Setup of run 1:
Design BreakoutControl, start of the top module:
module BreakoutControl(clk_50, strt, rst, L, R, tick, color, pix_x, pix_y, ball_x, ball_y, pad_x, bricks, win, lose);
input clk_50;
input strt, rst, L, R;
input tick;
output [2:0] color;
output [8:0] pix_x;
output [7:0] pix_y;
output [9:0] ball_x;
output [9:0] ball_y;
output [9:0] pad_x;
output [15:0] bricks;
output win, lose;
parameter 
Start = 4'd0,
Play = 4'd1,
Win = 4'd2,
Lose = 4'd3,
block1x = 10'd1,
block1y = 10'd50,
block2x = 10'd41,
block2y = 10'd50,
block3x = 10'd81,
block3y = 10'd50,
block4x = 10'd121,
block4y = 10'd50,
block5x = 10'd161,
block5y = 10'd50,
block6x = 10'd201,
block6y = 10'd50,
block7x = 10'd241,
block7y = 10'd50,
block8x = 10'd281,
block8y = 10'd50,
block9x = 10'd1,
block9y = 10'd19,
block10x = 10'd41,
block10y = 10'd19,
block11x = 10'd81,
block11y = 10'd19,
block12x = 10'd121,
block12y = 10'd19,
block13x = 10'd161,
block13y = 10'd19,
block14x = 10'd201,
block14y = 10'd19,
block15x = 10'd241,
block15y = 10'd19,
block16x = 10'd281,
block16y = 10'd19;
wire [2:0] color;
reg [3:0] S,NS;
reg W, done, start_state, ph25; 
reg [9:0] x, y;
wire [9:0] ballx, bally, padx, pady;
wire [2:0] PadAng;
wire padcol, topbotcol, LRcol, topbotcol2, LRcol2, topbotcol3, LRcol3, topbotcol4, LRcol4, topbotcol5, LRcol5, topbotcol6, LRcol6, topbotcol7, LRcol7, topbotcol8, LRcol8, topbotcol9, LRcol9, topbotcol10, LRcol10, topbotcol11, LRcol11, topbotcol12, LRcol12, topbotcol13, LRcol13, topbotcol14, LRcol14, topbotcol15, LRcol15, topbotcol16, LRcol16, ceilingcol, walcol, Lo;
wire Hit1, Hit2, Hit3, Hit4, Hit5, Hit6, Hit7, Hit8, Hit9, Hit10, Hit11, Hit12, Hit13, Hit14, Hit15, Hit16;
wire clk60;
assign clk60 = tick;
Paddlemove pad(rst, clk_50, clk60, L, R, strt, ballx, bally, padx, pady, padcol, PadAng);
  ...
For scale: roughly 2600 cells after synthesis, about 74 I/O pins, about 18000 µm² of cells after synthesis.
export LEC_CHECK = 0
export ABC_AREA = 1
export CAP_MARGIN = 5
export CELL_PAD_IN_SITES_GLOBAL_PLACEMENT = 2
export CORE_ASPECT_RATIO = 1.8
export CORE_MARGIN = 2
export CORE_UTILIZATION = 33
export CTS_CLUSTER_SIZE = 83
export GPL_ROUTABILITY_DRIVEN = 1
export MIN_ROUTING_LAYER = met2
export PLACE_DENSITY_LB_ADDON = 0.06
export SLEW_MARGIN = 0
export TNS_END_PERCENT = 60
create_clock -name core_clock -period 5.13 [get_ports {clk_50}]
run.sh (not shown) runs the stock make flow with config.mk's settings and CLKGATE_MAP_FILE=.
Changes in run 2 relative to run 1:
==> flow/config.mk <==
export PLATFORM = sky130hd
export DESIGN_NAME = BreakoutControl
export DESIGN_NICKNAME = BreakoutControl
export VERILOG_FILES = /design/flow/design.v
export SDC_FILE = /design/flow/constraint.sdc
export NUM_CORES = 4
export LEC_CHECK = 0
export CAP_MARGIN = 5
export CORE_MARGIN = 2
export CORE_UTILIZATION = 52
export CTS_CLUSTER_DIAMETER = 61
export CTS_CLUSTER_SIZE = 41
export GPL_ROUTABILITY_DRIVEN = 1
export MAX_ROUTING_LAYER = met5
export PLACE_DENSITY_LB_ADDON = 0.04
export SLEW_MARGIN = 20
==> flow/constraint.sdc <==
create_clock -name core_clock -period 2.94 [get_ports {clk_50}]
set_input_delay 0.5880 -clock core_clock [delete_from_list [all_inputs] [get_ports {clk_50}]]
set_output_delay 0.5880 -clock core_clock [all_outputs]
set_load 0.01 [all_outputs]
==> results <==
Run 2 and run 1: one clean run, run 1; the rest did not finish clean.
Looking at share of synthesized cell area in and, or, nand and nor gates across run 2 and run 1, the one that comes out higher is run 1.
In run 2, the vertical die dimension came out about 40% below the value in run 1.
Going from run 1 to run 2, the post-synthesis share of cell area spent on and-or and or-and gates was found to have gone up by 7.4 points.
Across both runs, number of global-route vias before repair was lower for run 2 than for run 1.
Against run 1 as the reference, run 2 delivers a higher layout overhead on the synthesized area.
In run 2 the share of synthesized cell area in full adder, half adder and majority cells turned out 0.65 points higher than in run 1.
--- input diff run 2..run 3 ---
==> flow/config.mk <==
export PLATFORM = sky130hd
export DESIGN_NAME = BreakoutControl
export DESIGN_NICKNAME = BreakoutControl
export VERILOG_FILES = /design/flow/design.v
export SDC_FILE = /design/flow/constraint.sdc
export NUM_CORES = 4
export LEC_CHECK = 0
export ABC_AREA = 1
export CAP_MARGIN = 20
export CORE_MARGIN = 2
export CORE_UTILIZATION = 40
export SLEW_MARGIN = 20
export TNS_END_PERCENT = 30
==> flow/constraint.sdc <==
create_clock -name core_clock -period 4.69 [get_ports {clk_50}]
set_input_delay 0.9380 -clock core_clock [delete_from_list [all_inputs] [get_ports {clk_50}]]
set_output_delay 0.9380 -clock core_clock [all_outputs]
set_load 0.01 [all_outputs]
## What came out
- The lower worst setup margin of run 2 and run 3 is in run 2.
- Run 3 ends up with a data required time at the worst endpoint that is 1.82 ns higher than in run 2.
- Est. power | run 3 vs run 2 | run 3 lower
- In summary, run 3 completed successfully, with a layout that passed the timing, DRC and antenna checks.
- On HPWL reported at the end of detailed placement, run 2 beats run 3.
- Per the comparison of run 3 with run 2, synthesized cell count climbed 26%, routed wire length climbed 5.7%, largest net degree at the start of global routing dropped 24%.
#### Input delta (run 4 over run 3)
diff --git a/flow/config.mk b/flow/config.mk
--- a/flow/config.mk
+++ b/flow/config.mk
@@ -12,2 +12 @@
-export SLEW_MARGIN = 20
-export TNS_END_PERCENT = 30
+export SLEW_MARGIN = 15
==> flow/constraint.sdc <==
create_clock -name core_clock -period 10.0 [get_ports {clk_50}]
set_input_delay 2.0000 -clock core_clock [delete_from_list [all_inputs] [get_ports {clk_50}]]
set_output_delay 2.0000 -clock core_clock [all_outputs]
set_load 0.01 [all_outputs]
==> comparison <==
- Met3 track demand over resource: run 4 higher than run 3
- Lower wire length among run 4 and run 3: run 4
- Initial antenna violation count of run 4 is on par with run 3.
- Comparing run 4 and run 3, the higher met1 demand-to-capacity share in global routing was measured on run 3.
- Non-clock buffer contribution to total cell area of run 4 is on par with run 3.
- Run 3 → run 4: global-route usage fell by 0.68 points; final worst-path setup slack rose by 4.59 ns.
- When run 4 is set beside run 3, its latest clock arrival within the worst-skew pair turns out to be 0.02 ns smaller.
- Relative to run 3, transition at the pin with the smallest max-transition slack has increased by 0.012 ns in run 4.
#### Input delta (run 5 over run 4)
diff --git a/flow/config.mk b/flow/config.mk
--- a/flow/config.mk
+++ b/flow/config.mk
@@ -8 +7,0 @@
-export ABC_AREA = 1
@@ -11,2 +10,3 @@
-export CORE_UTILIZATION = 40
-export SLEW_MARGIN = 15
+export CORE_UTILIZATION = 70
+export CTS_CLUSTER_SIZE = 25
+export SLEW_MARGIN = 20
==> flow/constraint.sdc <==
create_clock -name core_clock -period 3.81 [get_ports {clk_50}]
set_input_delay 0.7620 -clock core_clock [delete_from_list [all_inputs] [get_ports {clk_50}]]
set_output_delay 0.7620 -clock core_clock [all_outputs]
set_load 0.01 [all_outputs]
[summary]
- Global-route usage over all layers: run 5 and run 4 compared, lower one is run 4
- Looking at number of buffers inserted during clock tree synthesis, run 5 sits below run 4.
- The wire length of the first global-routing pass number comes out lower for run 5 vs run 4.
- [run 5] post-cts resize count rose 1 relative to run 4
- Of run 5 and run 4, the higher proportion of cell area spent on the clock network belongs to run 5.
- Cmp run 5 and run 4 / overall routed net length / lower: run 5
- Of run 5 and run 4, run 4 shows the higher simple-gate area share of the yosys netlist, with run 5 below it.
- Run 4 has lower met1 track utilization from global routing than run 5.
- | fraction of the cycle the final worst path needs | lower: run 4 |
- Between run 5 and run 4, number of rows in the core area is lower for run 5, run 4 comes in above that.
Setup changes, run 5 to run 6
diff --git a/flow/config.mk b/flow/config.mk
--- a/flow/config.mk
+++ b/flow/config.mk
@@ -10,2 +10 @@
-export CORE_UTILIZATION = 70
-export CTS_CLUSTER_SIZE = 25
+export CORE_UTILIZATION = 64
==> flow/constraint.sdc <==
create_clock -name core_clock -period 4.99 [get_ports {clk_50}]
set_input_delay 0.9980 -clock core_clock [delete_from_list [all_inputs] [get_ports {clk_50}]]
set_output_delay 0.9980 -clock core_clock [all_outputs]
set_load 0.01 [all_outputs]
Results
- On number of buffers inserted during clock tree synthesis: between run 5 and run 6, it ends up higher for run 6.
- Run 5 → run 6: final instance count without filler cells fell by about 2.3%, placeable core region rose by 2500 µm², routed wire length fell by about 3.4%.


BreakoutControl again, from the RTL that the note above started with.
==> flow/config.mk <==
export PLATFORM = sky130hd
export DESIGN_NAME = BreakoutControl
export DESIGN_NICKNAME = BreakoutControl
export VERILOG_FILES = /design/flow/design.v
export SDC_FILE = /design/flow/constraint.sdc
export NUM_CORES = 4
export LEC_CHECK = 0
export CAP_MARGIN = 20
export CORE_ASPECT_RATIO = 0.51
export CORE_MARGIN = 2
export CORE_UTILIZATION = 71
export CTS_CLUSTER_DIAMETER = 388
export MAX_ROUTING_LAYER = met4
export MIN_ROUTING_LAYER = met2
export PLACE_DENSITY_LB_ADDON = 0.08
export SETUP_SLACK_MARGIN = 1.12
export SLEW_MARGIN = 20
==> flow/constraint.sdc <==
create_clock -name core_clock -period 4.01 [get_ports {clk_50}]
set_input_delay 0.8020 -clock core_clock [delete_from_list [all_inputs] [get_ports {clk_50}]]
set_output_delay 0.8020 -clock core_clock [all_outputs]
set_load 0.01 [all_outputs]
The first run aborted during global routing (5_1_grt).
Change:
==> flow/config.mk (replaced) <==
export PLATFORM = sky130hd
export DESIGN_NAME = BreakoutControl
export DESIGN_NICKNAME = BreakoutControl
export VERILOG_FILES = /design/flow/design.v
export SDC_FILE = /design/flow/constraint.sdc
export NUM_CORES = 4
export LEC_CHECK = 0
export CAP_MARGIN = 20
export CORE_MARGIN = 2
export CORE_UTILIZATION = 68
export SLEW_MARGIN = 20
==> flow/constraint.sdc (replaced) <==
create_clock -name core_clock -period 6.76 [get_ports {clk_50}]
set_input_delay 1.3520 -clock core_clock [delete_from_list [all_inputs] [get_ports {clk_50}]]
set_output_delay 1.3520 -clock core_clock [all_outputs]
set_load 0.01 [all_outputs]
Effect:
- Now the flow passed the timing, DRC and antenna checks
- area after synthesis does not change
- synthesized cell count stays the same
- die size is higher by 4.0%
Change:
--- a/flow/config.mk
+++ b/flow/config.mk
@@ -7,5 +7,9 @@
 export LEC_CHECK = 0
-export CAP_MARGIN = 20
-export CORE_MARGIN = 2
-export CORE_UTILIZATION = 68
+export ABC_AREA = 1
+export CAP_MARGIN = 30
+export CORE_MARGIN = 7
+export CORE_UTILIZATION = 40
+export GPL_TIMING_DRIVEN = 0
+export MIN_ROUTING_LAYER = met2
 export SLEW_MARGIN = 20
+export TNS_END_PERCENT = 100
After rerunning: Power climbs by roughly a tenth; via count is higher by well over a third; wire length is higher by a quarter to a third; combinational power goes up by roughly a tenth; non-clock buffer count climbs by 95; synthesized area increases by a few percent; fmax rises by a little under a tenth; hold slack is worse by 0.035 ns; sequential power came out lower by a few percent; global-route usage fell by 0.35 points; clock-buffer cell count went up by 6.
Change:
--- a/flow/config.mk
+++ b/flow/config.mk
@@ -8,8 +8,8 @@
 export ABC_AREA = 1
-export CAP_MARGIN = 30
-export CORE_MARGIN = 7
-export CORE_UTILIZATION = 40
-export GPL_TIMING_DRIVEN = 0
-export MIN_ROUTING_LAYER = met2
+export CAP_MARGIN = 20
+export CORE_MARGIN = 2
+export CORE_UTILIZATION = 72
+export CTS_CLUSTER_DIAMETER = 62
+export CTS_CLUSTER_SIZE = 14
+export PLACE_DENSITY_LB_ADDON = 0.26
 export SLEW_MARGIN = 20
-export TNS_END_PERCENT = 100
==> flow/constraint.sdc (replaced) <==
create_clock -name core_clock -period 2.64 [get_ports {clk_50}]
set_input_delay 0.5280 -clock core_clock [delete_from_list [all_inputs] [get_ports {clk_50}]]
set_output_delay 0.5280 -clock core_clock [all_outputs]
set_load 0.01 [all_outputs]
Outcome:
- The changed run ran to the end with violations: negative setup slack
- wire length grows by a few percent
- fmax grows by a few percent
- global-route usage grows by 11 points
- non-clock buffer count grows by 131
- worst setup slack loses 3.9 ns
- register-to-register slack loses 3.9 ns
- critical path depth grows by 5
- total power grows to 2.9 times its value
- die area shrinks by well over a third
Change:
--- a/flow/config.mk
+++ b/flow/config.mk
@@ -11,5 +11,6 @@
 export CORE_UTILIZATION = 72
-export CTS_CLUSTER_DIAMETER = 62
-export CTS_CLUSTER_SIZE = 14
+export CTS_CLUSTER_DIAMETER = 26
+export CTS_CLUSTER_SIZE = 25
 export PLACE_DENSITY_LB_ADDON = 0.26
+export SETUP_SLACK_MARGIN = 0.81
 export SLEW_MARGIN = 20
==> flow/constraint.sdc (replaced) <==
create_clock -name core_clock -period 2.75 [get_ports {clk_50}]
set_input_delay 0.5500 -clock core_clock [delete_from_list [all_inputs] [get_ports {clk_50}]]
set_output_delay 0.5500 -clock core_clock [all_outputs]
set_load 0.01 [all_outputs]
Result:
- With this change the flow ended with an error in clock tree synthesis (4_1_cts)
- die area is unchanged
- synthesized cell count stays the same
- area after synthesis does not change
Power and IR drop assume default switching activity.
